==> amber: inputs <==
==> flow/design.v (excerpt) <==
module top_level
#(parameter WIDTH = 8)
(
	input clk, rst, init, finish, ack,
	input [WIDTH-1:0]
		ori_0,
		ori_1,
		ori_2,
		ori_3,
		ori_4,
		ori_5,
		ori_6,
		ori_7,
		ori_8,
		ori_9,
		ori_10,
		ori_11,
		ori_12,
		ori_13,
		ori_14,
		ori_15,
		ori_16,
		ori_17,
		ori_18,
		ori_19,
		ori_20,
		ori_21,
		ori_22,
		ori_23,
		ori_24,
		ori_25,
		ori_26,
		ori_27,
		ori_28,
		ori_29,
		ori_30,
		ori_31,
		can_0,
		can_1,
		can_2,
		can_3,
		can_4,
		can_5,
		can_6,
		can_7,
		can_8,
		can_9,
		can_10,
		can_11,
		can_12,
		can_13,
		can_14,
		can_15,
		can_16,
		can_17,
		can_18,
		can_19,
		can_20,
		can_21,
		can_22,
		can_23,
		can_24,
		can_25,
		can_26,
		can_27,
		can_28,
		can_29,
		can_30,
		can_31,
	output done,
	output [WIDTH+4:0] out_sad
	);
==> flow/config.mk <==
export PLATFORM = sky130hd
export DESIGN_NAME = top_level
export DESIGN_NICKNAME = top_level
export VERILOG_FILES = /design/flow/design.v
export SDC_FILE = /design/flow/constraint.sdc
export NUM_CORES = 4
export LEC_CHECK = 0
export ABC_AREA = 1
export CAP_MARGIN = 5
export CORE_MARGIN = 2
export CORE_UTILIZATION = 72
export CTS_CLUSTER_DIAMETER = 284
export PLACE_DENSITY = 0.65
export SETUP_SLACK_MARGIN = -0.28
export SLEW_MARGIN = 20
==> flow/constraint.sdc <==
create_clock -name core_clock -period 3.02 [get_ports {clk}]
set_input_delay 0.6040 -clock core_clock [delete_from_list [all_inputs] [get_ports {clk}]]
set_output_delay 0.6040 -clock core_clock [all_outputs]
set_load 0.01 [all_outputs]
run.sh (not shown) runs the stock make flow with config.mk's settings and CLKGATE_MAP_FILE=.
==> harbor: changes against amber <==
CORE_ASPECT_RATIO = 0.93   (was default)
CTS_CLUSTER_DIAMETER = default   (was 284)
CTS_CLUSTER_SIZE = 58   (was default)
GPL_ROUTABILITY_DRIVEN = 0   (was default)
MAX_ROUTING_LAYER = met4   (was default)
PLACE_DENSITY = default   (was 0.65)
SETUP_SLACK_MARGIN = default   (was -0.28)
TNS_END_PERCENT = 95   (was default)
==> flow/constraint.sdc (replaced) <==
create_clock -name core_clock -period 5.69 [get_ports {clk}]
set_input_delay 1.1380 -clock core_clock [delete_from_list [all_inputs] [get_ports {clk}]]
set_output_delay 1.1380 -clock core_clock [all_outputs]
set_load 0.01 [all_outputs]
==> umber: changes against amber <==
ABC_AREA = default   (was 1)
CAP_MARGIN = 20   (was 5)
CORE_UTILIZATION = 62   (was 72)
CTS_CLUSTER_DIAMETER = default   (was 284)
PLACE_DENSITY = default   (was 0.65)
SETUP_SLACK_MARGIN = default   (was -0.28)
==> zinc: changes against amber <==
CAP_MARGIN = 20   (was 5)
CORE_UTILIZATION = 59   (was 72)
CTS_CLUSTER_DIAMETER = default   (was 284)
PLACE_DENSITY = 0.36   (was 0.65)
SETUP_SLACK_MARGIN = default   (was -0.28)
==> flow/constraint.sdc (replaced) <==
create_clock -name core_clock -period 3.25 [get_ports {clk}]
set_input_delay 0.6500 -clock core_clock [delete_from_list [all_inputs] [get_ports {clk}]]
set_output_delay 0.6500 -clock core_clock [all_outputs]
set_load 0.01 [all_outputs]
==> reports/qor.txt <==
status -> complete, but fails checks
Fail Reasons -> negative setup slack
post-route setup slack -> -1.24 ns
Setup-failing EPs final -> 78
yosys cell count -> 8158
Area after DPL -> 0.0704 mm2
sequential share of the synthesized area -> 22.3%
Mapped Area -> 0.0547 mm2
Complex Gates by Area -> 17.6%
die height -> 309 um
distinct lib cells -> 41
Multiplexer share -> 0%
fp util -> 59.6%
dpl hpwl -> 127000 um
Chip Area, Yosys -> 0.0547 mm2
the above is filed under zinc

==> reports/qor.txt <==
die height -> 280 um
Chip Area, Yosys -> 0.0547 mm2
fp util -> 72.4%
Complex Gates by Area -> 17.6%
Multiplexer share -> 0%
status -> stopped before the end
Area after DPL -> 0.0709 mm2
Halt Reason -> [ERROR DPL-0038] Utilization greater than 100%, impossible to legalize
Stop stage -> clock tree synthesis (4_1_cts)
the above is filed under amber

==> reports/qor.txt <==
distinct lib cells -> 41
post-route setup slack -> 0.757 ns
die height -> 270 um
Mapped Area -> 0.0547 mm2
yosys cell count -> 8158
Top Layer Used -> met4
Multiplexer share -> 0%
status -> complete, no violations
Area after DPL -> 0.0602 mm2
Chip Area, Yosys -> 0.0547 mm2
Largest cell class -> combinational gates
sequential share of the synthesized area -> 22.3%
fp util -> 72.7%
dpl hpwl -> 110000 um
the above is filed under harbor

==> reports/qor.txt <==
Halt Reason -> [ERROR GRT-0232] Routing congestion too high. Check the congestion heatmap in the GUI.
Multiplexer share -> 3.11%
met2 Track Usage GR -> 98.9%
fp util -> 62.8%
yosys cell count -> 6118
Mapped Area -> 0.0507 mm2
status -> stopped before the end
distinct lib cells -> 81
Complex Gates by Area -> 22.5%
Area after DPL -> 0.0705 mm2
Mapped Nets -> 7463
die height -> 290 um
met1 Resource Use GR -> 79.9%
dpl hpwl -> 130000 um
Stop stage -> global routing (5_1_grt)
busiest grt layer -> met2
the above is filed under umber



==> inputs of wip/ember <==
Starting RTL as in the previous note.
make LEC_CHECK=0 ABC_AREA=1 CAP_MARGIN=20 CELL_PAD_IN_SITES_GLOBAL_PLACEMENT=0 CORE_ASPECT_RATIO=0.88 CORE_MARGIN=2 CORE_UTILIZATION=72 MAX_ROUTING_LAYER=met4 PLACE_DENSITY=0.92 SETUP_SLACK_MARGIN=1.33 SLEW_MARGIN=5 finish   # period 4.65 ns
==> wip/lagoon (differences from wip/ember) <==
- ABC_AREA: 1 -> default
- CORE_ASPECT_RATIO: 0.88 -> 0.69
- CORE_UTILIZATION: 72 -> 70
- CTS_CLUSTER_DIAMETER: default -> 28
- CTS_CLUSTER_SIZE: default -> 35
- MAX_ROUTING_LAYER: met4 -> default
- PLACE_DENSITY: 0.92 -> default
- SETUP_SLACK_MARGIN: 1.33 -> 1.85
==> flow/constraint.sdc (replaced) <==
create_clock -name core_clock -period 7.09 [get_ports {clk}]
set_input_delay 1.4180 -clock core_clock [delete_from_list [all_inputs] [get_ports {clk}]]
set_output_delay 1.4180 -clock core_clock [all_outputs]
set_load 0.01 [all_outputs]
==> wip/quartz (differences from wip/ember) <==
- ABC_AREA: 1 -> default
- CAP_MARGIN: 20 -> 5
- CELL_PAD_IN_SITES_GLOBAL_PLACEMENT: 0 -> default
- CORE_ASPECT_RATIO: 0.88 -> default
- MAX_ROUTING_LAYER: met4 -> default
- PLACE_DENSITY: 0.92 -> 0.64
- SETUP_SLACK_MARGIN: 1.33 -> 1.47
- SLEW_MARGIN: 5 -> 20
==> flow/constraint.sdc (replaced) <==
create_clock -name core_clock -period 5.27 [get_ports {clk}]
set_input_delay 1.0540 -clock core_clock [delete_from_list [all_inputs] [get_ports {clk}]]
set_output_delay 1.0540 -clock core_clock [all_outputs]
set_load 0.01 [all_outputs]
==> comparison table <==
item	wip/quartz	wip/lagoon	wip/ember
Result of the run	finished with violations	complete, no violations	did not finish
Last stage reached	-	-	global routing (5_1_grt)
Layout check failures	setup timing	-	-
Setup TNS after final layout	-0.8799 ns	0 ns	-
Category of the critical setup timing path	flop to flop	flop to flop	-
CP peak stage delay	0.51 ns	0.56 ns	-
Clock transition at the registers of the reported paths	0.06 ns	0.06 ns	-
Uppermost routed layer	met5	met4	-
Post-Synthesis Cell Area	50,690 um2	50,690 um2	54,740 um2
Clock latency of the later-clocked register in the worst-skew pair	0.67 ns	0.74 ns	-
Synth-to-layout area growth	28.18%	22.58%	-
Sequential standard cell area	12,300 um2	12,240 um2	-
Initial drt markers	8,222	5,980	-
